`flow/run.sh`:
```
#!/bin/bash
# the make line also repeats each setting of config.mk as NAME=value (left out here)
make -C /OpenROAD-flow-scripts/flow DESIGN_CONFIG=/design/flow/config.mk WORK_HOME=/design/flow/orfs CLKGATE_MAP_FILE= finish
```
`flow/config.mk`:
```
export PLATFORM = sky130hd
export DESIGN_NAME = cordic_2taylor
export DESIGN_NICKNAME = cordic_2taylor
export VERILOG_FILES = /design/flow/design.v
export SDC_FILE = /design/flow/constraint.sdc
export NUM_CORES = 4
export LEC_CHECK = 0
export CAP_MARGIN = 20
export CORE_MARGIN = 2
export CORE_UTILIZATION = 40
export SLEW_MARGIN = 20
```
`flow/constraint.sdc`:
```
create_clock -name core_clock -period 10.0 [get_ports {clk}]
set_input_delay 2.0000 -clock core_clock [delete_from_list [all_inputs] [get_ports {clk}]]
set_output_delay 2.0000 -clock core_clock [all_outputs]
set_load 0.01 [all_outputs]
```
`flow/design.v`:
```
module sin_h(
    input signed [15:0] r_in,
    output signed [15:0] r_out
    );
     wire signed [15:0] a,b,c,d;
     assign a = r_in + (r_in >>> 2);
     assign b = (a >>> 4)+(r_in >>> 6);
     assign c = b+a; 
     assign d = (c >>> 5)+(r_in);
     assign r_out = d >>>1;     
endmodule
module cos_h(
    input signed [15:0] r,
    output signed [15:0] r_o
    );
    wire signed [15:0] a,b,c,d;
  assign a = r + (r >>> 2);
  assign b = r + (a >>> 2);
  assign c = b >>> 9;
  assign d = r + (r >>> 3);
  assign r_o = c+d;
endmodule
module sinh_23(
    input signed [15:0] rin,
    input S,
    output signed [15:0] rout
    );
     wire signed [15:0] a,b,c,d,e;
     assign a = (rin >>> 4)+ rin;
     assign b = rin + (rin >>> 9);
     assign c = b + (a >>> 7);
     assign d = c >>> 2;
     assign e = b >>> 3;
     assign rout = S? d:e;
endmodule
module cosh_23(
    input signed [15:0] ri,
    input sel,
    output signed [15:0] ro
    );
    wire signed [15:0] a,b,c,d;
    assign a = ri >>>7;
    assign b = (ri >>> 8)+ ri;
    assign c = b >>> 5;
    assign d = sel? c:b;
    assign ro = d + ri;
endmodule
module sinh_45(
    input signed [15:0] rin,
    input s,
    output signed [15:0] rout    
    );
    wire signed [15:0] a,b,c;
    assign a = rin >>> 4;
    assign b = rin >>> 5;
    assign c = s? a:b;
    assign rout = c;
endmodule
module cosh_45(
    input signed [15:0] rin,
    input s,
    output signed [15:0] rout    
    );
    wire signed [15:0] a,b,c;
    assign a = rin >>> 11;
    assign b = rin >>> 9;
    assign c = s? b:a;
    assign rout = rin + c;
endmodule
module stage_1(
    input signed [15:0] x_in,
    input signed [15:0] y_in,
    input signed [15:0] ang_in,
    input clk,
    input reset,
    output reg signed [15:0] x_out,
    output reg signed [15:0] y_out,
    output reg signed [15:0] ang_out
    );
    wire signed [15:0] p,q,u,v,abs_theta;
    assign abs_theta = ang_in[15] ? (~ang_in + 1'b1) : ang_in;
    reg signed [15:0] r,s,w,x,z,k; 
    sin_h S1(.r_in(y_in), .r_out(q));
    sin_h S2(.r_in(x_in), .r_out(u));
    cos_h C1(.r(x_in), .r_o(p));
    cos_h C2(.r(y_in), .r_o(v));
    always @(posedge clk, posedge reset)
    begin
    if(reset)
      begin
      x_out <= 16'b0000000000000000;
      y_out <= 16'b0000000000000000;
      ang_out <= 16'b0000000000000000;
      end
    else
    begin
      if (abs_theta <= 16'b0001000000000000)
         begin
         x_out <= x_in;
         y_out <= y_in;
         ang_out <= ang_in;
         end
      else 
         begin
         case(ang_in[15])
         1'b0: begin 
              x_out <= p+q; 
              y_out <= u+v; 
              ang_out <= ang_in - 16'b0010000000000000; 
              end
         1'b1: begin 
              x_out <= p-q; 
              y_out <= v-u; 
              ang_out <= ang_in + 16'b0010000000000000; 
              end
          endcase
         end
  end
end
endmodule
module stage_23(
    input signed [15:0] x_pr,
    input signed [15:0] y_pr,
    input signed [15:0] ang_pr,
    input clk,
    input reset,
    output reg signed [15:0] sx2_op,
    output reg signed [15:0] sy2_op,
    output reg signed [15:0] sa2_op
    );
  wire signed [15:0] abs_theta,o1,o2,o3,o4,w1,w2,w3,w4;
  assign abs_theta = ang_pr[15] ? (~ang_pr + 1'b1) : ang_pr;
  wire sel23;
  assign sel23 = (abs_theta > 16'b0000110000000000)?1'b1:1'b0;
  sinh_23 S1(.rin(x_pr),.S(sel23),.rout(o1));
  sinh_23 S2(.rin(y_pr),.S(sel23),.rout(o2));
  cosh_23 C1(.ri(x_pr),.sel(sel23),.ro(o3));
  cosh_23 C2(.ri(y_pr),.sel(sel23),.ro(o4)); 
always @(posedge clk, posedge reset)
begin
  if(reset)
      begin
      sx2_op <= 16'b0000000000000000;
      sy2_op<= 16'b0000000000000000;
      sa2_op <= 16'b0000000000000000;
      end
  else 
     begin
     if (abs_theta > 16'b0000110000000000 | abs_theta <= 16'b0000010000000000)
      begin
      sx2_op <= x_pr;
      sy2_op <= y_pr;
      sa2_op <= ang_pr;
      end
  else
      begin
         if(ang_pr[15])
          begin
          sx2_op <= o3 - o2;
          sy2_op <= o4 - o1;
          sa2_op <= sel23? (ang_pr + 16'b0001000000000000) : (ang_pr + 16'b0000100000000000);
          end
         else
          begin
          sx2_op <= o3 + o2;
          sy2_op <= o4 + o1;
          sa2_op <= sel23? (ang_pr - 16'b0001000000000000) : (ang_pr - 16'b0000100000000000);
          end
      end 
    end
end
endmodule  
module stage_45(
    input signed [15:0] sx2_op,
    input signed [15:0] sy2_op,
    input signed [15:0] sa2_op,
    input clk,
    input reset,
    output reg signed [15:0] x_nxt,
    output reg signed [15:0] y_nxt,
    output reg signed [15:0] ang_nxt
    );
    wire signed [15:0] o5,o6,o7,o8,w5,w6,w7,w8,abs_theta2;
    wire sel45;
    assign abs_theta2 = sa2_op[15] ? (~sa2_op + 1'b1) : sa2_op;
    assign sel45 = (abs_theta2 > 16'b0000001100000000)? 1'b1:1'b0;
sinh_45 S3(.rin(sx2_op),.s(sel45),.rout(o5));
sinh_45 S4(.rin(sy2_op),.s(sel45),.rout(o6));
cosh_45 C3(.rin(sx2_op),.s(sel45),.rout(o7));
cosh_45 C4(.rin(sy2_op),.s(sel45),.rout(o8));
always @(posedge clk, posedge reset)
begin
   if(reset)
      begin
      x_nxt <= 16'b0000000000000000;
      y_nxt <= 16'b0000000000000000;
      ang_nxt <= 16'b0000000000000000;
      end
   else
      begin
         if(abs_theta2 <= 16'b0000000100000000)
             begin
             x_nxt <= sx2_op;
             y_nxt <= sy2_op;
             ang_nxt <= sa2_op;
             end 
         else
             begin
             if(sa2_op[15])
                begin
                x_nxt <= o7 - o5;
                y_nxt <= o8 - o6;
                ang_nxt <= sel45? (sa2_op + 16'b0000010000000000) : (sa2_op + 16'b0000001000000000);
                end
             else
                begin
                x_nxt <= o7 + o5;
                y_nxt <= o8 + o6;
                ang_nxt <= sel45? (sa2_op - 16'b0000010000000000) : (sa2_op - 16'b0000001000000000);
                end
             end
      end
end
endmodule
module last_stage(
    input signed [15:0] x3,
    input signed [15:0] y3,
    input signed [15:0] ang3,
    input clk,
    input reset,
    output reg signed [15:0] xf,
    output reg signed [15:0] yf
    );
    wire signed [15:0] abs_theta,w1,w2,w3,w4,w5,w6;
    assign abs_theta = ang3[15] ? (~ang3 + 1'b1) : ang3;
    wire [3:0] k;
    assign k = abs_theta[15:12] + abs_theta[11];
    assign w1 = y3 >>> 9;
    assign w2 = x3 >>> 9;
    assign w3 = k*w1;
    assign w4 = k*w2;
    always @(posedge clk, posedge reset)
    begin
       if (reset)
         begin
         xf <= 16'b0000000000000000;
         yf <= 16'b0000000000000000;
         end
       else 
          begin
               if (ang3[15])
                 begin
                 xf <= x3 + w3;
                 yf <= y3 + w4;
                 end
               else 
                 begin
                 xf <= x3 - w3;
                 yf <= y3 - w4;
                 end
          end
    end
endmodule
`timescale 1ns / 100ps
module cordic_2taylor (
input clk,
input reset,
input signed [15:0] ang,
input signed [15:0] xin,
input signed [15:0] yin,
output signed [15:0] Xout,
output signed [15:0] Yout);
wire signed [15:0] x1, y1, theta1;           
wire signed [15:0] x2, y2, theta2;           
wire signed [15:0] x3, y3, theta3;           
    stage_1 S1(xin,yin,ang,clk,reset,x1,y1,theta1);
    stage_23 S2(x1,y1,theta1,clk,reset,x2,y2,theta2);
    stage_45 S3(x2,y2,theta2,clk,reset,x3,y3,theta3);
    last_stage S4(x3,y3,theta3,clk,reset,Xout,Yout);
endmodule
```
==> results.json, run 1 <==
{
  "fp_nets": 4781,
  "cts_buffer_depth": 2,
  "worstPathMaxFanout": 5,
  "grt_pass1_vias": 29000,
  "detailed_place.area_mm2": 0.0372,
  "first_pass_iters": 7,
  "cp.required_ps": 10390,
  "r2r-start": "S1.y_out[10]",
  "aoi_share": 0.233,
  "ys.warnings.count": 4,
  "antenna_found_initial": 0,
  "cts_htree_levels": 4,
  "simple_gate_share": 0.196,
  "whs_endpoint": "S3.ang_nxt[7]",
  "r2r_slack_ps": 2100,
  "grt_max_degree": 126,
  "clock_latency_ps": 500,
  "grt_first_pass_wirelength_mm": 144,
  "cp_slowest_stage_delay_ps": 520,
  "xor_share": 0.110,
  "die_area_mm2": 0.0831,
  "post-route-util": 0.477,
  "yosysMostFrequentCell": "ha_1",
  "drc": 0,
  "postSynthSeqShare": 0.136,
  "post_drt_via_cell_ratio": 5.41,
  "synth-adder-area-share": 0.253,
  "start_kind": "input pin",
  "timing.rr.end": "S2.sx2_op[15]",
  "core_mm2": 0.0803,
  "synth_stat.cells": 4147,
  "logic_family": "adder cells",
  "critical_path_class": "input pin to register",
  "vias": 30500,
  "finalCritPeriodShare": 0.968,
  "avgRoutedWirePerCell_um": 15.7,
  "cts.clk_slew.worst_paths_ps": 80,
  "die_w_um": 288,
  "hold_path_class": "register to register",
  "synth.distinct_cells": 101,
  "pin_count": 82,
  "syn_area_mm2": 0.0323,
  "maxCapViolations": 0,
  "whs_ps": 428,
  "dp_cells": 5589,
  "ff_type": "dfrtp_1",
  "timing.fmax_mhz": 103,
  "dpl.hpwl_mm": 72.5,
  "hold_depth": 0,
  "critPathLaunch": "xin[3]",
  "area_growth_pct": 18.6,
  "cts_buffers": 17,
  "outcome": "no timing/DRC/antenna violations",
  "muxShareOfSynthArea": 0.0139,
  "cpMostUsedCell": "buf_4",
  "fin_nets": 5195,
  "async_flop_share": 1.00,
  "drv_slew": 0,
  "synthTopCellsByArea": "ha_1 18%, dfrtp_1 14%, fa_1 7.0%",
  "yosysChipArea_mm2": 0.0323,
  "yosysTopAreaCell": "ha_1",
  "hold_viol": 0,
  "grt-ovfl-total": 0,
  "enable_flop_cells": 0,
  "top_area_frac": 0.182,
  "path_delay_family": "AND-OR/OR-AND gates",
  "endpoint_kind": "register",
  "setup_violations": 0,
  "drtAntennaViolNets": 0,
  "floorplan.core_util": 0.402,
  "grt_use_total": 0.212,
  "die_y_um": 288,
  "port_buffers": 81,
  "cp.depth": 37,
  "cts_tree": "yes",
  "drtIter0Drc": 1751,
  "path_buffers": 8,
  "synthTopCellsByCount": "471 x ha_1, 393 x nand2_1, 377 x inv_1, 315 x nor2_1, 294 x o21ai_0",
  "worstPathArrival_ps": 10070,
  "skew_ps": 18.5,
  "finalCriticalPeriod_ps": 9680,
  "stdcell_count": 5634,
  "cts_root_buf": "clkbuf_16",
  "cpMaxStageDelayCell": "fa_1",
  "placementRows": 104,
  "synth_flops": 176,
  "warnings": 43,
  "reg2reg_depth": 30,
  "cts_num_sinks": 176,
  "tightest_slew_ps": 981,
  "wl_mm": 88.3,
  "endpoint": "S1.y_out[15]",
  "syn-mean-instance-area_um2": 7.79,
  "stdcell_area_mm2": 0.0383,
  "hold_path_startpoint": "S2.sa2_op[7]",
  "max-slew-margin-rel": 0.345,
  "syn_inst": 4147,
  "place.gp.congestion": 0.900,
  "diodes": 0
}
through the flow:
stage                     setup slack (ps)  TNS (ps)
final                                  324         0
after floorplan                       68.9         0
after CTS                             5.42         0
after detailed placement              -790     -4490
after global placement                -570     -3230
after global routing                 -83.5     -83.5
metal layers:
| metal | up-vias | global-route usage | part of all wire |
|---|---|---|---|
| li1 | 15600 | - | - |
| met1 | 14300 | 0.263 | 0.45 |
| met2 | 485 | 0.380 | 0.49 |
| met3 | 109 | 0.0220 | 0.030 |
| met4 | 0 | 0.0724 | 0.032 |
| met5 | - | 0 | 0 |
final cells by class:
type	count	area, um2
Sequential cell	176	4410
Timing Repair Buffer	502	3990
Inverter	378	1430
Clock buffer	20	447
Multi-Input combinational cell	3486	26600
Clock inverter	12	145
Fill cell	7994	42000
Tap cell	1060	1330
repair_timing:
action                                  CTS  global route
endpoints found under the setup margin    5            13
setup buffers                             0            13
hold buffers                              0             0
resized                                  13           107
pin swaps                                 2            50
==> inputs of run 2 (changes only) <==
Settings changed: ABC_AREA from default to 1, CORE_UTILIZATION 40 to 58, CTS_CLUSTER_DIAMETER from default to 333, CTS_CLUSTER_SIZE from default to 88, PLACE_DENSITY from default to 0.42, SETUP_SLACK_MARGIN from default to -0.61, TNS_END_PERCENT from default to 45.
==> results.json, run 2 <==
{
  "path_buffers": 10,
  "first_pass_iters": 6,
  "hold_path_class": "register to register",
  "cts_root_buf": "clkbuf_16",
  "path_delay_family": "AND-OR/OR-AND gates",
  "die_area_mm2": 0.0562,
  "grt_pass1_vias": 26900,
  "floorplan.core_util": 0.586,
  "drv_slew": 0,
  "xor_share": 0.126,
  "grt-ovfl-total": 0,
  "endpoint_kind": "register",
  "cts_buffer_depth": 2,
  "setup_slack_ps": 503,
  "yosysChipArea_mm2": 0.0315,
  "whs_endpoint": "S3.ang_nxt[8]",
  "postSynthSeqShare": 0.140,
  "core_mm2": 0.0537,
  "pin_count": 82,
  "cts_tree": "yes",
  "drtAntennaViolNets": 0,
  "port_buffers": 81,
  "cp_slowest_stage_delay_ps": 510,
  "synth_stat.cells": 4552,
  "vias": 28500,
  "diodes": 0,
  "placementRows": 85,
  "start_kind": "input pin",
  "cp.required_ps": 10390,
  "simple_gate_share": 0.214,
  "fp_nets": 5186,
  "ff_type": "dfrtp_1",
  "max-slew-margin-rel": 0.269,
  "r2r-start": "S3.ang_nxt[3]",
  "synth-adder-area-share": 0.259,
  "critical_path_class": "input pin to register",
  "yosysTopAreaCell": "ha_1",
  "warnings": 45,
  "enable_flop_cells": 0,
  "hold_depth": 0,
  "worstPathArrival_ps": 9890,
  "fin_nets": 5291,
  "hold_buffers": 0,
  "dpl.hpwl_mm": 66.1,
  "hold_path_startpoint": "S2.sa2_op[8]",
  "post_drt_via_cell_ratio": 5.32,
  "outcome": "no timing/DRC/antenna violations",
  "clock_latency_ps": 510,
  "die_y_um": 237,
  "r2r_slack_ps": 2180,
  "grt_first_pass_wirelength_mm": 130,
  "setup_violations": 0,
  "aoi_share": 0.155,
  "antenna_found_initial": 0,
  "avgRoutedWirePerCell_um": 14.5,
  "preCtsSetupSlack_ps": -0.766,
  "ys.warnings.count": 4,
  "cpMaxStageDelayCell": "fa_1",
  "worstPathMaxFanout": 4,
  "cts_num_sinks": 176,
  "whs_ps": 405,
  "cp.depth": 49,
  "stdcell_area_mm2": 0.0340,
  "logic_family": "adder cells",
  "place.gp.congestion": 0.938,
  "tightest_slew_ps": 1090,
  "stdcell_count": 5366,
  "synth_flops": 176,
  "drc": 0,
  "drtIter0Drc": 1466,
  "finalCriticalPeriod_ps": 9500,
  "synthTopCellsByCount": "959 x nand2_1, 792 x inv_1, 471 x ha_1, 419 x a21oi_1, 315 x xor2_1",
  "endpoint": "S1.x_out[15]",
  "cts_resized": 0,
  "synth.distinct_cells": 59,
  "async_flop_share": 1.00,
  "grt_max_degree": 116,
  "skew_ps": 18.4,
  "dp_cells": 5334,
  "grt_use_total": 0.283,
  "yosysMostFrequentCell": "nand2_1",
  "cts_setup_buffers": 0,
  "finalCritPeriodShare": 0.950,
  "cts.clk_slew.worst_paths_ps": 80,
  "top_area_frac": 0.187,
  "reg2reg_depth": 36,
  "detailed_place.area_mm2": 0.0334,
  "maxCapViolations": 0,
  "timing.fmax_mhz": 105,
  "hold_viol": 0,
  "timing.rr.end": "S4.xf[15]",
  "cts_htree_levels": 4,
  "critPathLaunch": "yin[2]",
  "wl_mm": 78.0,
  "area_growth_pct": 8.11,
  "cts_buffers": 17,
  "syn-mean-instance-area_um2": 6.92,
  "synthTopCellsByArea": "ha_1 19%, dfrtp_1 14%, nand2_1 11%",
  "syn_inst": 4552,
  "muxShareOfSynthArea": 0,
  "syn_area_mm2": 0.0315,
  "die_w_um": 237
}
## run 2: per-layer routing
layer  global-route usage  vias up  part of all wire
met3               0.0261      134             0.026
met4                0.113        0             0.036
met5                    0        -                 0
li1                     -    15000                 -
met2                0.526      472              0.50
met1                0.333    12900              0.43
## run 2: final cells by class
type | count | area [um2]
Inverter | 801 | 3020
Multi-Input combinational cell | 3508 | 23800
Fill cell | 5156 | 19700
Tap cell | 696 | 871
Timing Repair Buffer | 153 | 1350
Clock buffer | 17 | 425
Clock inverter | 15 | 211
Sequential cell | 176 | 4400
## run 2: through the flow
stage / setup TNS [ps] / util
2_1_floorplan: 0 / -
3_3_place_gp: 0 / 0.622
3_5_place_dp: -0.766 / 0.622
4_1_cts: 0 / 0.634
5_1_grt: -2040 / 0.634
6_report: 0 / 0.634
==> inputs of run 3 (changes only) <==
Settings changed: ABC_AREA 1 to default, CAP_MARGIN 20 to 0, CORE_UTILIZATION 58 to 40, CTS_CLUSTER_DIAMETER 333 to 338, CTS_CLUSTER_SIZE 88 to 43, HOLD_SLACK_MARGIN from default to -0.07, PLACE_DENSITY 0.42 to 0.65, SETUP_SLACK_MARGIN -0.61 to default, SLEW_MARGIN 20 to 0, TNS_END_PERCENT 45 to default.
==> results.json, run 3 <==
{
  "max-slew-margin-rel": 0.419,
  "r2r_slack_ps": 2210,
  "cts_htree_levels": 4,
  "port_buffers": 81,
  "finalCriticalPeriod_ps": 9610,
  "synth_stat.cells": 4147,
  "yosysMostFrequentCell": "ha_1",
  "preCtsSetupSlack_ps": -846,
  "synth.distinct_cells": 101,
  "drtAntennaViolNets": 0,
  "cpMaxStageDelayCell": "or4_1",
  "area_growth_pct": 18.3,
  "finalCritPeriodShare": 0.961,
  "syn_inst": 4147,
  "timing.rr.end": "S2.sx2_op[15]",
  "logic_family": "adder cells",
  "tightest_slew_ps": 869,
  "dp_cells": 5584,
  "hold_path_class": "register to register",
  "yosysChipArea_mm2": 0.0323,
  "syn_area_mm2": 0.0323,
  "fp_nets": 4781,
  "drtIter0Drc": 1707,
  "aoi_share": 0.233,
  "synthTopCellsByCount": "471 x ha_1, 393 x nand2_1, 377 x inv_1, 315 x nor2_1, 294 x o21ai_0",
  "grt_use_total": 0.210,
  "timing.fmax_mhz": 104,
  "critical_path_class": "input pin to register",
  "path_buffers": 7,
  "floorplan.core_util": 0.402,
  "clock_latency_ps": 510,
  "cp.depth": 42,
  "cts_num_sinks": 176,
  "warnings": 43,
  "cts_buffers": 17,
  "vias": 30700,
  "hold_viol": 0,
  "enable_flop_cells": 0,
  "critPathLaunch": "xin[0]",
  "xor_share": 0.110,
  "avgRoutedWirePerCell_um": 15.6,
  "synthTopCellsByArea": "ha_1 18%, dfrtp_1 14%, fa_1 7.0%",
  "place.gp.congestion": 0.897,
  "cts.clk_slew.worst_paths_ps": 70,
  "ff_type": "dfrtp_1",
  "path_delay_family": "AND-OR/OR-AND gates",
  "cp.required_ps": 10420,
  "start_kind": "input pin",
  "hold_buffers": 0,
  "antenna_found_initial": 1,
  "grt-ovfl-total": 0,
  "drv_slew": 0,
  "muxShareOfSynthArea": 0.0139,
  "worstPathMaxFanout": 4,
  "fin_nets": 5187,
  "post-route-util": 0.476,
  "first_pass_iters": 5,
  "syn-mean-instance-area_um2": 7.79,
  "post_drt_via_cell_ratio": 5.46,
  "grt_first_pass_wirelength_mm": 144,
  "core_mm2": 0.0803,
  "endpoint_kind": "register",
  "postSynthSeqShare": 0.136,
  "yosysTopAreaCell": "ha_1",
  "maxCapViolations": 0,
  "synth_flops": 176,
  "ys.warnings.count": 4,
  "top_area_frac": 0.182,
  "dpl.hpwl_mm": 72.2,
  "placementRows": 104,
  "synth-adder-area-share": 0.253,
  "hold_path_startpoint": "S2.sa2_op[7]",
  "outcome": "no timing/DRC/antenna violations",
  "die_area_mm2": 0.0831,
  "endpoint": "S1.y_out[14]",
  "die_w_um": 288,
  "grt_max_degree": 119,
  "die_y_um": 288,
  "skew_ps": 19.9,
  "drc": 0,
  "setup_violations": 0,
  "hold_depth": 0,
  "cts_tree": "yes",
  "async_flop_share": 1.00,
  "stdcell_count": 5626,
  "cp_slowest_stage_delay_ps": 490,
  "diodes": 0,
  "simple_gate_share": 0.196,
  "grt_pass1_vias": 29300,
  "r2r-start": "S1.y_out[10]",
  "pin_count": 82,
  "cpMostUsedCell": "o21ai_2",
  "reg2reg_depth": 30,
  "whs_endpoint": "S3.ang_nxt[7]",
  "setup_slack_ps": 386,
  "worstPathArrival_ps": 10030,
  "tns_ps": 0,
  "cts_root_buf": "clkbuf_16",
  "wl_mm": 87.6,
  "cts_buffer_depth": 2
}
[run 3: timing repair]
item | in CTS | in global routing
hold endpoints to repair | 0 | 0
endpoints found under the setup margin | 7 | 13
pin swaps | 4 | 50
gates resized | 13 | 110
buffers inserted | 0 | 10
[run 3: area by class of cell]
cell class	instances	area, um2
clock buffer	17	425
fill	7864	42100
multi-input combinational	3486	26600
timing repair buffer	494	3920
clock inverter	15	168
inverter	378	1430
tap	1060	1330
sequential	176	4410
[run 3: metrics by stage]
step                      cell area (um2)  hold slack, ps
final                               38200             429
after global routing                38200             449
after CTS                           37700             430
after detailed placement            37100             420
after global placement              37100             413
after floorplan                     32300             385
[run 3: per-layer routing]
metal	global-route usage	routed length [um]	vias up
li1	-	-	15600
met1	0.263	39100	14400
met2	0.380	43600	552
met3	0.0216	2640	122
met4	0.0596	2330	0
met5	0	0	-
==> inputs of run 4 (changes only) <==
Settings changed: ABC_AREA from default to 1, CAP_MARGIN 0 to 20, CORE_UTILIZATION 40 to 72, CTS_CLUSTER_DIAMETER 338 to default, CTS_CLUSTER_SIZE 43 to default, HOLD_SLACK_MARGIN -0.07 to default, PLACE_DENSITY 0.65 to default, SETUP_SLACK_MARGIN from default to 0.85, SLEW_MARGIN 0 to 20.
Clock period 10.0 ns to 7.82 ns, I/O delays scaled along.
==> results.json, run 4 <==
{
  "placementRows": 76,
  "syn-mean-instance-area_um2": 6.92,
  "aoi_share": 0.155,
  "cts_buffers": 17,
  "stop_stage": "global routing",
  "synthTopCellsByArea": "ha_1 19%, dfrtp_1 14%, nand2_1 11%",
  "synth_stat.cells": 4552,
  "cts_num_sinks": 176,
  "async_flop_share": 1.00,
  "detailed_place.area_mm2": 0.0363,
  "syn_area_mm2": 0.0315,
  "first-error": "[ERROR GRT-0232] Routing congestion too high. Check the congestion heatmap in the GUI.",
  "grt_use_total": 0.839,
  "grt-ovfl-total": 291,
  "yosysMostFrequentCell": "nand2_1",
  "dpl.hpwl_mm": 71.9,
  "synth_flops": 176,
  "synth-adder-area-share": 0.259,
  "enable_flop_cells": 0,
  "synthTopCellsByCount": "959 x nand2_1, 792 x inv_1, 471 x ha_1, 419 x a21oi_1, 315 x xor2_1",
  "cts_buffer_depth": 2,
  "logic_family": "adder cells",
  "top_area_frac": 0.187,
  "synth.distinct_cells": 59,
  "cts_htree_levels": 4,
  "die_y_um": 213,
  "ff_type": "dfrtp_1",
  "outcome": "did not finish",
  "fp_nets": 5186,
  "die_w_um": 213,
  "muxShareOfSynthArea": 0,
  "xor_share": 0.126,
  "place.gp.congestion": 0.955,
  "yosysTopAreaCell": "ha_1",
  "hold_buffers": 0,
  "core_mm2": 0.0431,
  "syn_inst": 4552,
  "ys.warnings.count": 4,
  "port_buffers": 81,
  "yosysChipArea_mm2": 0.0315,
  "cts_root_buf": "clkbuf_16",
  "floorplan.core_util": 0.731,
  "pin_count": 82,
  "simple_gate_share": 0.214,
  "postSynthSeqShare": 0.140,
  "die_area_mm2": 0.0454
}
-- run 4: per-stage QoR --
| step | setup slack, ps | instances | hold slack [ps] |
|---|---|---|---|
| after global placement | -1010 | 5566 | 396 |
| after floorplan | -70.5 | 4552 | 354 |
| after CTS | 11.1 | 5659 | 410 |
| after detailed placement | -1360 | 5566 | 399 |
-- run 4: layer usage --
metal  track usage  GRT overflow
met1         0.818             7
met2         0.972           141
met3         0.726            10
met4         0.875           133
met5         0.452             0
-- run 4: what timing repair did --
item,in CTS
setup buffers,61
endpoints found under the setup margin,33
gates resized,232
pin swaps,156
==> inputs of run 5 (changes only) <==
Settings changed: CORE_MARGIN 2 to 9, CORE_UTILIZATION 72 to 58, CTS_CLUSTER_DIAMETER from default to 328, CTS_CLUSTER_SIZE from default to 98, PLACE_DENSITY from default to 0.42, SETUP_SLACK_MARGIN 0.85 to -1.0, TNS_END_PERCENT from default to 45.
Clock period 7.82 ns to 10.0 ns, I/O delays scaled along.
==> results.json, run 5 <==
{
  "path_buffers": 11,
  "die_y_um": 251,
  "grt_pass1_vias": 27600,
  "grt-ovfl-total": 0,
  "clock_latency_ps": 510,
  "reg2reg_depth": 36,
  "grt_max_degree": 112,
  "cts_buffer_depth": 2,
  "antenna_found_initial": 0,
  "maxCapViolations": 0,
  "cpMaxStageDelayCell": "clkdlybuf4s50_1",
  "cp.depth": 52,
  "pin_count": 82,
  "wl_met2_mm": 39.7,
  "synth_flops": 176,
  "vias": 28600,
  "finalCriticalPeriod_ps": 9600,
  "start_kind": "input pin",
  "top_area_frac": 0.187,
  "hold_viol": 0,
  "fin_nets": 5283,
  "postSynthSeqShare": 0.140,
  "setup_violations": 0,
  "avgRoutedWirePerCell_um": 14.7,
  "met1_length_mm": 33.8,
  "placementRows": 84,
  "place.gp.congestion": 0.929,
  "diodes": 0,
  "fill_cells": 5062,
  "drtIter0Drc": 1456,
  "cts_num_sinks": 176,
  "drc": 0,
  "enable_flop_cells": 0,
  "endpoint_kind": "register",
  "cts.clk_slew.worst_paths_ps": 80,
  "cts_buffers": 17,
  "cts_resized": 0,
  "endpoint": "S1.y_out[14]",
  "fp_nets": 5186,
  "synthTopCellsByArea": "ha_1 19%, dfrtp_1 14%, nand2_1 11%",
  "port_buffers": 81,
  "first_pass_iters": 5,
  "area_growth_pct": 7.88,
  "whs_endpoint": "S3.ang_nxt[3]",
  "grt_use_total": 0.252,
  "cp.required_ps": 10410,
  "synthTopCellsByCount": "959 x nand2_1, 792 x inv_1, 471 x ha_1, 419 x a21oi_1, 315 x xor2_1",
  "logic_family": "adder cells",
  "cts_root_buf": "clkbuf_16",
  "synth.distinct_cells": 59,
  "yosysMostFrequentCell": "nand2_1",
  "r2r-start": "S3.ang_nxt[3]",
  "hold_path_startpoint": "S2.sa2_op[3]",
  "yosysTopAreaCell": "ha_1",
  "xor_share": 0.126,
  "wl_mm": 78.9,
  "worstPathMaxFanout": 5,
  "ys.warnings.count": 4,
  "ff_type": "dfrtp_1",
  "core_mm2": 0.0532,
  "hold_path_class": "register to register",
  "syn-mean-instance-area_um2": 6.92,
  "outcome": "no timing/DRC/antenna violations",
  "hold_buffers": 0,
  "post_drt_via_cell_ratio": 5.34,
  "warnings": 45,
  "syn_area_mm2": 0.0315,
  "path_delay_family": "AND-OR/OR-AND gates",
  "stdcell_area_mm2": 0.0340,
  "synth_stat.cells": 4552,
  "timing.fmax_mhz": 104,
  "seq_area_mm2": 0.00440,
  "cp_slowest_stage_delay_ps": 490,
  "cts_htree_levels": 4,
  "die_area_mm2": 0.0630,
  "detailed_place.area_mm2": 0.0333,
  "finalCritPeriodShare": 0.960,
  "die_w_um": 251,
  "floorplan.core_util": 0.592,
  "muxShareOfSynthArea": 0,
  "setup_slack_ps": 398,
  "async_flop_share": 1.00,
  "aoi_share": 0.155,
  "dpl.hpwl_mm": 67.2,
  "yosysChipArea_mm2": 0.0315,
  "tightest_slew_ps": 1050,
  "worstPathArrival_ps": 10010,
  "post-route-util": 0.639,
  "critPathLaunch": "xin[2]",
  "syn_inst": 4552,
  "hold_depth": 0,
  "simple_gate_share": 0.214,
  "synth-adder-area-share": 0.259,
  "cpMostUsedCell": "nand2_1",
  "drv_slew": 0,
  "grt_first_pass_wirelength_mm": 132,
  "max-slew-margin-rel": 0.294,
  "timing.rr.end": "S4.xf[15]",
  "skew_ps": 15.6,
  "r2r_slack_ps": 1910,
  "dr_wl_met3_mm": 2.37,
  "cts_tree": "yes",
  "cts_setup_buffers": 0,
  "drtAntennaViolNets": 0,
  "critical_path_class": "input pin to register",
  "final-comb-area_mm2": 0.0238,
  "highest_layer": "met4",
  "preCtsSetupSlack_ps": -63.3
}
-- run 5: final cells by class --
| cell class | count | share of cell area |
|---|---|---|
| timing repair buffer | 145 | 0.0380 |
| inverter | 801 | 0.0888 |
| multi-input combinational | 3508 | 0.699 |
| tap | 688 | 0.0253 |
| clock buffer | 17 | 0.0125 |
| sequential | 176 | 0.130 |
| clock inverter | 15 | 0.00623 |
-- run 5: metal layers --
metal | vias up | track usage
li1 | 15000 | -
met1 | 13000 | 0.292
met2 | 489 | 0.465
met3 | 126 | 0.0286
met4 | 0 | 0.105
met5 | - | 0
-- run 5: per-stage QoR --
step                      hold WS, ps  TNS [ps]  instances
after CTS                         418         0       5350
after global routing              441     -1870       5350
final                             414         0       5350
after global placement            414         0       5318
after floorplan                   354         0       4552
after detailed placement          402     -77.8       5318
==> inputs of run 6 (changes only) <==
Settings changed: ABC_AREA 1 to default, CAP_MARGIN 20 to 25, CORE_MARGIN 9 to 2, CORE_UTILIZATION 58 to 69, CTS_CLUSTER_DIAMETER 328 to 337, CTS_CLUSTER_SIZE 98 to 61, GPL_ROUTABILITY_DRIVEN from default to 1, GPL_TIMING_DRIVEN from default to 1, MAX_ROUTING_LAYER from default to met4, MIN_ROUTING_LAYER from default to met1, PLACE_DENSITY 0.42 to default, PLACE_DENSITY_LB_ADDON from default to 0.03, SETUP_SLACK_MARGIN -1.0 to 2.16, TNS_END_PERCENT 45 to default.
Clock period 10.0 ns to 7.29 ns, I/O delays scaled along.
==> results.json, run 6 <==
{
  "outcome": "did not finish",
  "port_buffers": 81,
  "yosysMostFrequentCell": "ha_1",
  "grt_use_total": 0.724,
  "ff_type": "dfrtp_1",
  "aoi_share": 0.233,
  "synthTopCellsByArea": "ha_1 18%, dfrtp_1 14%, fa_1 7.0%",
  "cts_root_buf": "clkbuf_16",
  "async_flop_share": 1.00,
  "logic_family": "adder cells",
  "synthTopCellsByCount": "471 x ha_1, 393 x nand2_1, 377 x inv_1, 315 x nor2_1, 294 x o21ai_0",
  "dp_cells": 5239,
  "die_w_um": 220,
  "synth_flops": 176,
  "syn_inst": 4147,
  "grt-ovfl-total": 6,
  "yosysTopAreaCell": "ha_1",
  "syn-mean-instance-area_um2": 7.79,
  "cts_num_sinks": 176,
  "die_area_mm2": 0.0486,
  "fp_nets": 4781,
  "synth.distinct_cells": 101,
  "postSynthSeqShare": 0.136,
  "core_mm2": 0.0464,
  "die_y_um": 220,
  "cts_buffer_depth": 2,
  "ys.warnings.count": 4,
  "stop_stage": "global routing",
  "syn_area_mm2": 0.0323,
  "synth-adder-area-share": 0.253,
  "xor_share": 0.110,
  "yosysChipArea_mm2": 0.0323,
  "cts_buffers": 17,
  "placementRows": 79,
  "simple_gate_share": 0.196,
  "synth_stat.cells": 4147,
  "cts_htree_levels": 4,
  "muxShareOfSynthArea": 0.0139,
  "floorplan.core_util": 0.697,
  "dpl.hpwl_mm": 77.6,
  "enable_flop_cells": 0,
  "first-error": "[ERROR GRT-0232] Routing congestion too high. Check the congestion heatmap in the GUI.",
  "place.gp.congestion": 1.03,
  "top_area_frac": 0.182,
  "pin_count": 82
}
[run 6: what timing repair did]
action	CTS
pin swaps	310
setup buffers	158
resized	407
endpoints found under the setup margin	103
hold buffers	0
gates cloned	2
[run 6: routing by layer]
layer,GRT overflow,GRT usage
met1,0,0.709
met2,1,0.901
met3,0,0.545
met4,5,0.677
met5,-,-
[run 6: stage by stage]
step           setup TNS [ps]  cell area (um2)  setup WS [ps]   util
2_1_floorplan          -10560            33400          -1430      -
3_5_place_dp           -43690            38300          -2350  0.826
4_1_cts                -15120            41800          -1230  0.902
3_3_place_gp           -37900            38300          -2100  0.826
==> inputs of run 7 (changes only) <==
Settings changed: CAP_MARGIN 25 to 0, CORE_UTILIZATION 69 to 68, PLACE_DENSITY_LB_ADDON 0.03 to default, SETUP_SLACK_MARGIN 2.16 to default.
Clock period 7.29 ns to 8.5 ns, I/O delays scaled along.
==> results.json, run 7 <==
{
  "outcome": "did not finish",
  "stop_stage": "global routing",
  "muxShareOfSynthArea": 0.0139,
  "detailed_place.area_mm2": 0.0373,
  "floorplan.core_util": 0.691,
  "placementRows": 79,
  "die_w_um": 222,
  "ys.warnings.count": 4,
  "synthTopCellsByArea": "ha_1 18%, dfrtp_1 14%, fa_1 7.0%",
  "die_area_mm2": 0.0493,
  "cts_buffer_depth": 2,
  "synth_flops": 176,
  "syn_area_mm2": 0.0323,
  "async_flop_share": 1.00,
  "cts_num_sinks": 176,
  "die_y_um": 222,
  "cts_buffers": 17,
  "synth.distinct_cells": 101,
  "postSynthSeqShare": 0.136,
  "yosysMostFrequentCell": "ha_1",
  "cts_root_buf": "clkbuf_16",
  "simple_gate_share": 0.196,
  "xor_share": 0.110,
  "cts_htree_levels": 4,
  "synth_stat.cells": 4147,
  "enable_flop_cells": 0,
  "ff_type": "dfrtp_1",
  "pin_count": 82,
  "syn_inst": 4147,
  "top_area_frac": 0.182,
  "hold_buffers": 0,
  "place.gp.congestion": 0.979,
  "yosysTopAreaCell": "ha_1",
  "port_buffers": 81,
  "aoi_share": 0.233,
  "syn-mean-instance-area_um2": 7.79,
  "fp_nets": 4781,
  "dpl.hpwl_mm": 72.8,
  "synth-adder-area-share": 0.253,
  "logic_family": "adder cells",
  "yosysChipArea_mm2": 0.0323,
  "synthTopCellsByCount": "471 x ha_1, 393 x nand2_1, 377 x inv_1, 315 x nor2_1, 294 x o21ai_0",
  "core_mm2": 0.0468
}
## run 7: metrics by stage
step           hold WS, ps  instances  setup WS, ps  setup TNS (ps)
4_1_cts                437       5276          -188            -448
3_5_place_dp           419       5196         -1520          -21470
3_3_place_gp           416       5196         -1290          -16560
2_1_floorplan          385       4147          -466            -996
## run 7: repair_timing
item,CTS
pin swaps,125
resized,231
cloned,0
setup buffers,50
setup endpoints to repair,19
==> inputs of run 8 (changes only) <==
Settings changed: CAP_MARGIN 0 to 20, CORE_UTILIZATION 68 to 16, CTS_CLUSTER_DIAMETER 337 to default, CTS_CLUSTER_SIZE 61 to default, GPL_ROUTABILITY_DRIVEN 1 to default, GPL_TIMING_DRIVEN 1 to default, MAX_ROUTING_LAYER met4 to default, MIN_ROUTING_LAYER met1 to default.
Clock period 8.5 ns to 11.7 ns, I/O delays scaled along.
==> results.json, run 8 <==
{
  "cts_num_sinks": 176,
  "hold_depth": 0,
  "drv_slew": 0,
  "yosysChipArea_mm2": 0.0323,
  "skew_ps": 25.2,
  "whs_endpoint": "S3.ang_nxt[7]",
  "post-route-util": 0.185,
  "die_w_um": 453,
  "syn_area_mm2": 0.0323,
  "cts_buffer_depth": 2,
  "critical_path_class": "input pin to register",
  "vias": 29600,
  "post_drt_via_cell_ratio": 4.32,
  "top_area_frac": 0.182,
  "clock_latency_ps": 520,
  "r2r_slack_ps": 3750,
  "postSynthSeqShare": 0.136,
  "placementRows": 164,
  "grt-ovfl-total": 0,
  "antenna_found_initial": 2,
  "simple_gate_share": 0.196,
  "first_pass_iters": 6,
  "floorplan.core_util": 0.161,
  "enable_flop_cells": 0,
  "dpl.hpwl_mm": 76.0,
  "avgRoutedWirePerCell_um": 13.4,
  "yosysMostFrequentCell": "ha_1",
  "synthTopCellsByCount": "471 x ha_1, 393 x nand2_1, 377 x inv_1, 315 x nor2_1, 294 x o21ai_0",
  "die_y_um": 453,
  "grt_pass1_vias": 28500,
  "async_flop_share": 1.00,
  "diodes": 0,
  "drtAntennaViolNets": 0,
  "synth_stat.cells": 4147,
  "hold_buffers": 0,
  "wl_mm": 92.0,
  "port_buffers": 81,
  "warnings": 44,
  "grt_use_total": 0.0880,
  "cp.depth": 40,
  "max-slew-margin-rel": 0.257,
  "reg2reg_depth": 30,
  "muxShareOfSynthArea": 0.0139,
  "preCtsSetupSlack_ps": 113,
  "finalCritPeriodShare": 0.944,
  "endpoint": "S1.x_out[15]",
  "hold_path_class": "register to register",
  "maxCapViolations": 0,
  "ff_type": "dfrtp_1",
  "cts.clk_slew.worst_paths_ps": 90,
  "worstPathMaxFanout": 6,
  "syn-mean-instance-area_um2": 7.79,
  "fin_nets": 4813,
  "pin_count": 82,
  "synthTopCellsByArea": "ha_1 18%, dfrtp_1 14%, fa_1 7.0%",
  "cts_buffers": 17,
  "r2r-start": "S1.y_out[9]",
  "timing.rr.end": "S2.sx2_op[15]",
  "setup_violations": 0,
  "hold_viol": 0,
  "cpMaxStageDelayCell": "clkdlybuf4s50_1",
  "die_area_mm2": 0.206,
  "setup_slack_ps": 656,
  "syn_inst": 4147,
  "area_growth_pct": 14.4,
  "start_kind": "input pin",
  "path_buffers": 3,
  "cp.required_ps": 12110,
  "aoi_share": 0.233,
  "core_mm2": 0.200,
  "cp_slowest_stage_delay_ps": 570,
  "cpMostUsedCell": "o21ai_0",
  "place.gp.congestion": 0.887,
  "hold_path_startpoint": "S2.sa2_op[7]",
  "grt_max_degree": 112,
  "synth.distinct_cells": 101,
  "drtIter0Drc": 1775,
  "timing.fmax_mhz": 90.6,
  "synth_flops": 176,
  "logic_family": "adder cells",
  "drc": 0,
  "synth-adder-area-share": 0.253,
  "xor_share": 0.110,
  "cts_root_buf": "clkbuf_16",
  "fp_nets": 4781,
  "endpoint_kind": "register",
  "yosysTopAreaCell": "ha_1",
  "ys.warnings.count": 4,
  "finalCriticalPeriod_ps": 11040,
  "cts_tree": "yes",
  "path_delay_family": "AND-OR/OR-AND gates",
  "cts_htree_levels": 4,
  "tightest_slew_ps": 1110,
  "outcome": "no timing/DRC/antenna violations",
  "rsz0062_at_grt": "true",
  "grt_first_pass_wirelength_mm": 149,
  "worstPathArrival_ps": 11450,
  "critPathLaunch": "yin[2]"
}
run 8: per-layer routing:
metal,wire length [um],global-route usage,vias up
li1,-,-,14800
met1,44300,0.119,14000
met2,42100,0.147,627
met3,4000,0.0133,101
met4,1620,0.0193,2
met5,14,0,-
run 8: repair_timing:
action                     in CTS  in global routing
setup endpoints to repair       0                  2
gates resized                   0                  5
setup buffers                   0                  0
run 8: area by class of cell:
type	instances	area, um2
inverters	378	1430
clock inverters	14	146
well taps	2656	3320
repair buffers	120	1100
flip-flops and latches	176	4410
multi-input cells	3486	26100
fillers	22600	163000
clock buffers	18	439
run 8: per-stage QoR:
stage               setup TNS, ps  hold WS [ps]  cell area [um2]  cells
floorplan                       0           385            32300   4147
global placement                0           424            36400   6816
detailed placement              0           419            36400   6816
CTS                             0           437            36900   6848
global route                -53.1           448            37000   6848
finish                          0           432            37000   6848
==> inputs of run 9 (changes only) <==
Settings changed: CORE_UTILIZATION 16 to 72, PLACE_DENSITY_LB_ADDON from default to 0.21, SETUP_SLACK_MARGIN from default to 2.41.
Clock period 11.7 ns to 8.35 ns, I/O delays scaled along.
==> results.json, run 9 <==
{
  "enable_flop_cells": 0,
  "place.gp.congestion": 1.03,
  "stop_stage": "global routing",
  "yosysMostFrequentCell": "ha_1",
  "syn-mean-instance-area_um2": 7.79,
  "synthTopCellsByArea": "ha_1 18%, dfrtp_1 14%, fa_1 7.0%",
  "first-error": "[ERROR GRT-0116] Global routing finished with congestion. Check the congestion regions in the DRC Viewer.",
  "simple_gate_share": 0.196,
  "logic_family": "adder cells",
  "synth_stat.cells": 4147,
  "ys.warnings.count": 4,
  "yosysChipArea_mm2": 0.0323,
  "cts_buffers": 17,
  "die_y_um": 216,
  "synth-adder-area-share": 0.253,
  "die_w_um": 216,
  "cts_num_sinks": 176,
  "detailed_place.area_mm2": 0.0379,
  "async_flop_share": 1.00,
  "syn_inst": 4147,
  "pin_count": 82,
  "aoi_share": 0.233,
  "top_area_frac": 0.182,
  "synth_flops": 176,
  "die_area_mm2": 0.0466,
  "core_mm2": 0.0442,
  "syn_area_mm2": 0.0323,
  "floorplan.core_util": 0.731,
  "grt-ovfl-total": 555,
  "ff_type": "dfrtp_1",
  "muxShareOfSynthArea": 0.0139,
  "synthTopCellsByCount": "471 x ha_1, 393 x nand2_1, 377 x inv_1, 315 x nor2_1, 294 x o21ai_0",
  "port_buffers": 81,
  "cts_root_buf": "clkbuf_16",
  "xor_share": 0.110,
  "synth.distinct_cells": 101,
  "cts_buffer_depth": 2,
  "dpl.hpwl_mm": 82.8,
  "cts_htree_levels": 4,
  "grt_use_total": 0.800,
  "yosysTopAreaCell": "ha_1",
  "placementRows": 77,
  "postSynthSeqShare": 0.136,
  "outcome": "did not finish",
  "fp_nets": 4781
}
==> run 9: what timing repair did <==
| item | in CTS |
|---|---|
| endpoints found under the hold margin | 0 |
| setup endpoints to repair | 88 |
| gates resized | 406 |
| gates cloned | 1 |
| pin swaps | 268 |
| hold buffers | 0 |
| setup buffers | 107 |
==> run 9: stage by stage <==
stage | cells | hold WS (ps) | setup WS, ps | util
2_1_floorplan | 4147 | 385 | -581 | -
3_3_place_gp | 5181 | 400 | -1290 | 0.856
4_1_cts | 5321 | 442 | -755 | 0.926
3_5_place_dp | 5181 | 411 | -1950 | 0.856
==> run 9: routing by layer <==
layer / track usage / GRT overflow
met1: 0.780 / 14
met2: 0.976 / 352
met3: 0.653 / 14
met4: 0.808 / 173
met5: 0.363 / 2
==> inputs of run 10 (changes only) <==
Settings changed: CAP_MARGIN 20 to 0, CORE_UTILIZATION 72 to 69, CTS_CLUSTER_DIAMETER from default to 105, MAX_ROUTING_LAYER from default to met4, PLACE_DENSITY_LB_ADDON 0.21 to default, SETUP_SLACK_MARGIN 2.41 to 1.5.
Clock period 8.35 ns to 9.09 ns, I/O delays scaled along.
==> results.json, run 10 <==
{
  "tightest_slew_ps": 1010,
  "post-route-util": 0.867,
  "endpoint_kind": "register",
  "synthTopCellsByArea": "ha_1 18%, dfrtp_1 14%, fa_1 7.0%",
  "clock_latency_ps": 510,
  "so.violations": "negative setup slack",
  "drtIter0Drc": 3677,
  "warnings": 48,
  "syn_area_mm2": 0.0323,
  "r2r-start": "S1.y_out[10]",
  "port_buffers": 81,
  "outcome": "failed layout checks",
  "fin_nets": 5288,
  "synth_stat.cells": 4147,
  "hold_viol": 0,
  "syn_inst": 4147,
  "floorplan.core_util": 0.697,
  "whs_endpoint": "S3.ang_nxt[7]",
  "hold_path_class": "register to register",
  "yosysChipArea_mm2": 0.0323,
  "postSynthSeqShare": 0.136,
  "worstPathMaxFanout": 3,
  "grt_max_degree": 120,
  "reg2reg_depth": 31,
  "cpMostUsedCell": "o21ai_2",
  "seq_area_mm2": 0.00441,
  "vias": 35100,
  "setup_violations": 11,
  "cpMaxStageDelayCell": "fa_1",
  "grt-ovfl-total": 0,
  "post_drt_via_cell_ratio": 6.66,
  "xor_share": 0.110,
  "path_buffers": 7,
  "critPathLaunch": "xin[2]",
  "fill_cells": 2550,
  "finalCriticalPeriod_ps": 9750,
  "synth_flops": 176,
  "start_kind": "input pin",
  "async_flop_share": 1.00,
  "aoi_share": 0.233,
  "dpl.hpwl_mm": 71.5,
  "logic_family": "adder cells",
  "critical_path_class": "input pin to register",
  "synthTopCellsByCount": "471 x ha_1, 393 x nand2_1, 377 x inv_1, 315 x nor2_1, 294 x o21ai_0",
  "setup_slack_ps": -659,
  "grt_use_total": 0.394,
  "timing.fmax_mhz": 103,
  "antenna_found_initial": 2,
  "drv_slew": 0,
  "whs_ps": 454,
  "yosysTopAreaCell": "ha_1",
  "die_w_um": 220,
  "synth-adder-area-share": 0.253,
  "hold_depth": 0,
  "cts_buffers": 17,
  "ff_type": "dfrtp_1",
  "timing.rr.end": "S2.sx2_op[15]",
  "die_area_mm2": 0.0486,
  "placementRows": 79,
  "drc": 0,
  "cts_tree": "yes",
  "cts.clk_slew.worst_paths_ps": 90,
  "final-comb-area_mm2": 0.0282,
  "cp.required_ps": 9490,
  "grt_pass1_vias": 31300,
  "ys.warnings.count": 4,
  "maxCapViolations": 0,
  "simple_gate_share": 0.196,
  "fp_nets": 4781,
  "path_delay_family": "AND-OR/OR-AND gates",
  "cts_root_buf": "clkbuf_16",
  "worstPathArrival_ps": 10150,
  "hold_path_startpoint": "S2.sa2_op[7]",
  "die_y_um": 220,
  "avgRoutedWirePerCell_um": 21.3,
  "r2r_slack_ps": 1350,
  "cts_num_sinks": 176,
  "top_area_frac": 0.182,
  "muxShareOfSynthArea": 0.0139,
  "area_growth_pct": 24.4,
  "place.gp.congestion": 0.992,
  "enable_flop_cells": 0,
  "endpoint": "S1.y_out[15]",
  "pin_count": 82,
  "drtAntennaViolNets": 0,
  "first_pass_iters": 8,
  "grt_first_pass_wirelength_mm": 151,
  "cts_htree_levels": 4,
  "max-slew-margin-rel": 0.322,
  "wl_mm": 113,
  "yosysMostFrequentCell": "ha_1",
  "cp.depth": 43,
  "synth.distinct_cells": 101,
  "skew_ps": 24.0,
  "cp_slowest_stage_delay_ps": 420,
  "rsz0062_at_grt": "true",
  "cts_buffer_depth": 2,
  "finalCritPeriodShare": 1.07,
  "core_mm2": 0.0464,
  "syn-mean-instance-area_um2": 7.79
}
==> run 10: what timing repair did <==
item / CTS / global route
pin swaps: 139 / 123
setup endpoints to repair: 29 / 41
hold buffers: 0 / 0
resized: 222 / 195
setup buffers: 40 / 39
gates cloned: 0 / 1
==> run 10: metrics by stage <==
stage                     setup TNS [ps]  instances  area (um2)  setup WS (ps)
after floorplan                        0       4147       32800           10.9
after global placement             -5590       5162       37200           -706
after detailed placement           -8840       5162       37200           -984
after CTS                          -21.4       5234       38900          -21.4
after global routing               -8920       5276       40200          -1030
final                              -3760       5276       40200           -659
==> run 10: area by class of cell <==
cell class,count,share of cell area
clock buffers,18,0.0109
inverters,378,0.0355
multi-input cells,3487,0.702
diodes,2,0.000125
well taps,607,0.0189
flip-flops and latches,176,0.110
clock inverters,14,0.00423
repair buffers,594,0.119
==> run 10: metal layers <==
| metal | global-route usage | part of all wire | vias up |
|---|---|---|---|
| met5 | - | 0 | - |
| met4 | 0.212 | 0.089 | 0 |
| met3 | 0.0418 | 0.083 | 843 |
| met2 | 0.682 | 0.47 | 2118 |
| met1 | 0.449 | 0.36 | 16300 |
| li1 | - | - | 15800 |
==> inputs of run 11 (changes only) <==
Settings changed: ABC_AREA from default to 1, CAP_MARGIN 0 to 20, CORE_UTILIZATION 69 to 70, CTS_CLUSTER_DIAMETER 105 to default, MAX_ROUTING_LAYER met4 to default, PLACE_DENSITY_LB_ADDON from default to 0.14, SETUP_SLACK_MARGIN 1.5 to default.
Clock period 9.09 ns to 7.53 ns, I/O delays scaled along.
==> results.json, run 11 <==
{
  "simple_gate_share": 0.214,
  "logic_family": "adder cells",
  "dpl.hpwl_mm": 71.0,
  "cts_buffer_depth": 2,
  "synthTopCellsByCount": "959 x nand2_1, 792 x inv_1, 471 x ha_1, 419 x a21oi_1, 315 x xor2_1",
  "syn_area_mm2": 0.0315,
  "ff_type": "dfrtp_1",
  "yosysMostFrequentCell": "nand2_1",
  "core_mm2": 0.0443,
  "synth.distinct_cells": 59,
  "place.gp.congestion": 0.977,
  "top_area_frac": 0.187,
  "pin_count": 82,
  "die_y_um": 216,
  "fp_nets": 5186,
  "synthTopCellsByArea": "ha_1 19%, dfrtp_1 14%, nand2_1 11%",
  "postSynthSeqShare": 0.140,
  "die_w_um": 216,
  "synth_stat.cells": 4552,
  "ys.warnings.count": 4,
  "syn-mean-instance-area_um2": 6.92,
  "placementRows": 77,
  "port_buffers": 81,
  "cts_num_sinks": 176,
  "floorplan.core_util": 0.710,
  "aoi_share": 0.155,
  "muxShareOfSynthArea": 0,
  "cts_buffers": 17,
  "detailed_place.area_mm2": 0.0364,
  "enable_flop_cells": 0,
  "syn_inst": 4552,
  "async_flop_share": 1.00,
  "stop_stage": "global routing",
  "xor_share": 0.126,
  "die_area_mm2": 0.0467,
  "yosysChipArea_mm2": 0.0315,
  "cts_root_buf": "clkbuf_16",
  "synth_flops": 176,
  "yosysTopAreaCell": "ha_1",
  "cts_htree_levels": 4,
  "outcome": "did not finish",
  "synth-adder-area-share": 0.259
}
[run 11: timing repair]
item                                    4_1_cts
endpoints found under the setup margin       23
pin swaps                                   202
hold buffers                                  0
resized                                     278
setup buffers                                68
[run 11: through the flow]
stage | setup TNS, ps | worst slack (ps) | instances | hold WS [ps]
2_1_floorplan | -792 | -306 | 4552 | 354
3_3_place_gp | -18620 | -1340 | 5606 | 401
3_5_place_dp | -22610 | -1520 | 5606 | 403
4_1_cts | -489 | -220 | 5702 | 410
==> inputs of run 12 (changes only) <==
Settings changed: ABC_AREA 1 to 0, CELL_PAD_IN_SITES_DETAIL_PLACEMENT from default to 2, CORE_ASPECT_RATIO from default to 1.33, CORE_MARGIN 2 to 5, CORE_UTILIZATION 70 to 40, GPL_TIMING_DRIVEN from default to 1, PLACE_DENSITY_LB_ADDON 0.14 to default.
Clock period 7.53 ns to 5.47 ns, I/O delays scaled along.
==> results.json, run 12 <==
{
  "outcome": "did not finish",
  "stop_stage": "detailed placement",
  "first-error": "[ERROR DPL-0033] detailed placement checks failed during check placement.",
  "logic_family": "adder cells",
  "synth-adder-area-share": 0.253,
  "top_area_frac": 0.182,
  "synth_stat.cells": 4147,
  "syn-mean-instance-area_um2": 7.79,
  "yosysTopAreaCell": "ha_1",
  "pin_count": 82,
  "syn_inst": 4147,
  "muxShareOfSynthArea": 0.0139,
  "postSynthSeqShare": 0.136,
  "syn_area_mm2": 0.0323,
  "placementRows": 120,
  "ys.warnings.count": 4,
  "simple_gate_share": 0.196,
  "die_y_um": 338,
  "floorplan.core_util": 0.402,
  "async_flop_share": 1.00,
  "synth_flops": 176,
  "place.gp.congestion": 0.949,
  "synthTopCellsByCount": "471 x ha_1, 393 x nand2_1, 377 x inv_1, 315 x nor2_1, 294 x o21ai_0",
  "port_buffers": 81,
  "synthTopCellsByArea": "ha_1 18%, dfrtp_1 14%, fa_1 7.0%",
  "yosysChipArea_mm2": 0.0323,
  "fp_nets": 4781,
  "die_area_mm2": 0.0866,
  "enable_flop_cells": 0,
  "die_w_um": 256,
  "core_mm2": 0.0803,
  "xor_share": 0.110,
  "ff_type": "dfrtp_1",
  "aoi_share": 0.233,
  "synth.distinct_cells": 101,
  "yosysMostFrequentCell": "ha_1"
}
==> inputs of run 13 (changes only) <==
Settings changed: ABC_AREA 0 to 1, CAP_MARGIN 20 to 30, CELL_PAD_IN_SITES_DETAIL_PLACEMENT 2 to 1, CELL_PAD_IN_SITES_GLOBAL_PLACEMENT from default to 3, CORE_ASPECT_RATIO 1.33 to 0.53, CORE_MARGIN 5 to 7, CORE_UTILIZATION 40 to 42, CTS_CLUSTER_DIAMETER from default to 242, CTS_CLUSTER_SIZE from default to 91, GPL_ROUTABILITY_DRIVEN from default to 1, GPL_TIMING_DRIVEN 1 to 0, MAX_ROUTING_LAYER from default to met4, MIN_ROUTING_LAYER from default to met2, PLACE_DENSITY_LB_ADDON from default to 0.23, TNS_END_PERCENT from default to 50.
Clock period 5.47 ns to 9.13 ns, I/O delays scaled along.
==> results.json, run 13 <==
{
  "async_flop_share": 1.00,
  "syn-mean-instance-area_um2": 6.92,
  "yosysTopAreaCell": "ha_1",
  "postSynthSeqShare": 0.140,
  "enable_flop_cells": 0,
  "syn_inst": 4552,
  "ff_type": "dfrtp_1",
  "logic_family": "adder cells",
  "core_mm2": 0.0735,
  "first-error": "[ERROR FLW-0024] Place density exceeds 1.0 (current PLACE_DENSITY_LB_ADDON =  0.23). Please check if the value of  PLACE_DENSITY_LB_ADDON is between 0 and 0.99.",
  "syn_area_mm2": 0.0315,
  "die_y_um": 213,
  "fp_nets": 5186,
  "stop_stage": "global placement without I/O",
  "xor_share": 0.126,
  "die_w_um": 390,
  "synth-adder-area-share": 0.259,
  "synth_flops": 176,
  "ys.warnings.count": 4,
  "synth.distinct_cells": 59,
  "synthTopCellsByCount": "959 x nand2_1, 792 x inv_1, 471 x ha_1, 419 x a21oi_1, 315 x xor2_1",
  "yosysChipArea_mm2": 0.0315,
  "die_area_mm2": 0.0832,
  "muxShareOfSynthArea": 0,
  "simple_gate_share": 0.214,
  "top_area_frac": 0.187,
  "placementRows": 72,
  "synth_stat.cells": 4552,
  "synthTopCellsByArea": "ha_1 19%, dfrtp_1 14%, nand2_1 11%",
  "aoi_share": 0.155,
  "floorplan.core_util": 0.428,
  "outcome": "did not finish",
  "yosysMostFrequentCell": "nand2_1"
}
==> inputs of run 14 (changes only) <==
Settings changed: CAP_MARGIN 30 to 15, CELL_PAD_IN_SITES_DETAIL_PLACEMENT 1 to default, CELL_PAD_IN_SITES_GLOBAL_PLACEMENT 3 to default, CORE_ASPECT_RATIO 0.53 to default, CORE_MARGIN 7 to 2, CORE_UTILIZATION 42 to 72, CTS_CLUSTER_DIAMETER 242 to 338, CTS_CLUSTER_SIZE 91 to 99, GPL_ROUTABILITY_DRIVEN 1 to default, GPL_TIMING_DRIVEN 0 to default, MAX_ROUTING_LAYER met4 to default, MIN_ROUTING_LAYER met2 to default, PLACE_DENSITY from default to 0.42, PLACE_DENSITY_LB_ADDON 0.23 to default, TNS_END_PERCENT 50 to 5.
Clock period 9.13 ns to 7.21 ns, I/O delays scaled along.
==> results.json, run 14 <==
{
  "muxShareOfSynthArea": 0,
  "floorplan.core_util": 0.731,
  "ys.warnings.count": 4,
  "ff_type": "dfrtp_1",
  "yosysMostFrequentCell": "nand2_1",
  "synth-adder-area-share": 0.259,
  "stop_stage": "global routing",
  "yosysTopAreaCell": "ha_1",
  "cts_num_sinks": 176,
  "placementRows": 76,
  "synthTopCellsByArea": "ha_1 19%, dfrtp_1 14%, nand2_1 11%",
  "synth_stat.cells": 4552,
  "outcome": "did not finish",
  "async_flop_share": 1.00,
  "synthTopCellsByCount": "959 x nand2_1, 792 x inv_1, 471 x ha_1, 419 x a21oi_1, 315 x xor2_1",
  "cts_buffers": 17,
  "preCtsSetupSlack_ps": -1830,
  "place.gp.congestion": 0.955,
  "cts_htree_levels": 4,
  "top_area_frac": 0.187,
  "cts_buffer_depth": 2,
  "pin_count": 82,
  "syn_area_mm2": 0.0315,
  "syn_inst": 4552,
  "dpl.hpwl_mm": 73.4,
  "core_mm2": 0.0431,
  "grt-ovfl-total": 6,
  "fp_nets": 5186,
  "grt_use_total": 0.668,
  "synth.distinct_cells": 59,
  "logic_family": "adder cells",
  "die_y_um": 213,
  "port_buffers": 81,
  "simple_gate_share": 0.214,
  "first-error": "[ERROR GRT-0232] Routing congestion too high. Check the congestion heatmap in the GUI.",
  "syn-mean-instance-area_um2": 6.92,
  "xor_share": 0.126,
  "yosysChipArea_mm2": 0.0315,
  "die_area_mm2": 0.0454,
  "synth_flops": 176,
  "die_w_um": 213,
  "postSynthSeqShare": 0.140,
  "cts_root_buf": "clkbuf_16",
  "aoi_share": 0.155,
  "enable_flop_cells": 0
}
[run 14: through the flow]
stage,instance area (um2),cells,setup TNS [ps],hold slack (ps)
2_1_floorplan,31800,4552,-3800,354
3_5_place_dp,36400,5609,-32440,393
4_1_cts,38100,5677,-4830,407
3_3_place_gp,36400,5609,-25270,391
[run 14: per-layer routing]
layer	track usage	overflow
met1	0.655	0
met2	0.882	3
met3	0.475	1
met4	0.665	2
met5	0.181	0
[run 14: timing repair]
| action | 4_1_cts |
|---|---|
| setup buffers | 36 |
| resized | 183 |
| endpoints found under the hold margin | 0 |
| hold buffers | 0 |
| endpoints found under the setup margin | 29 |
| pin swaps | 121 |
| cloned | 0 |
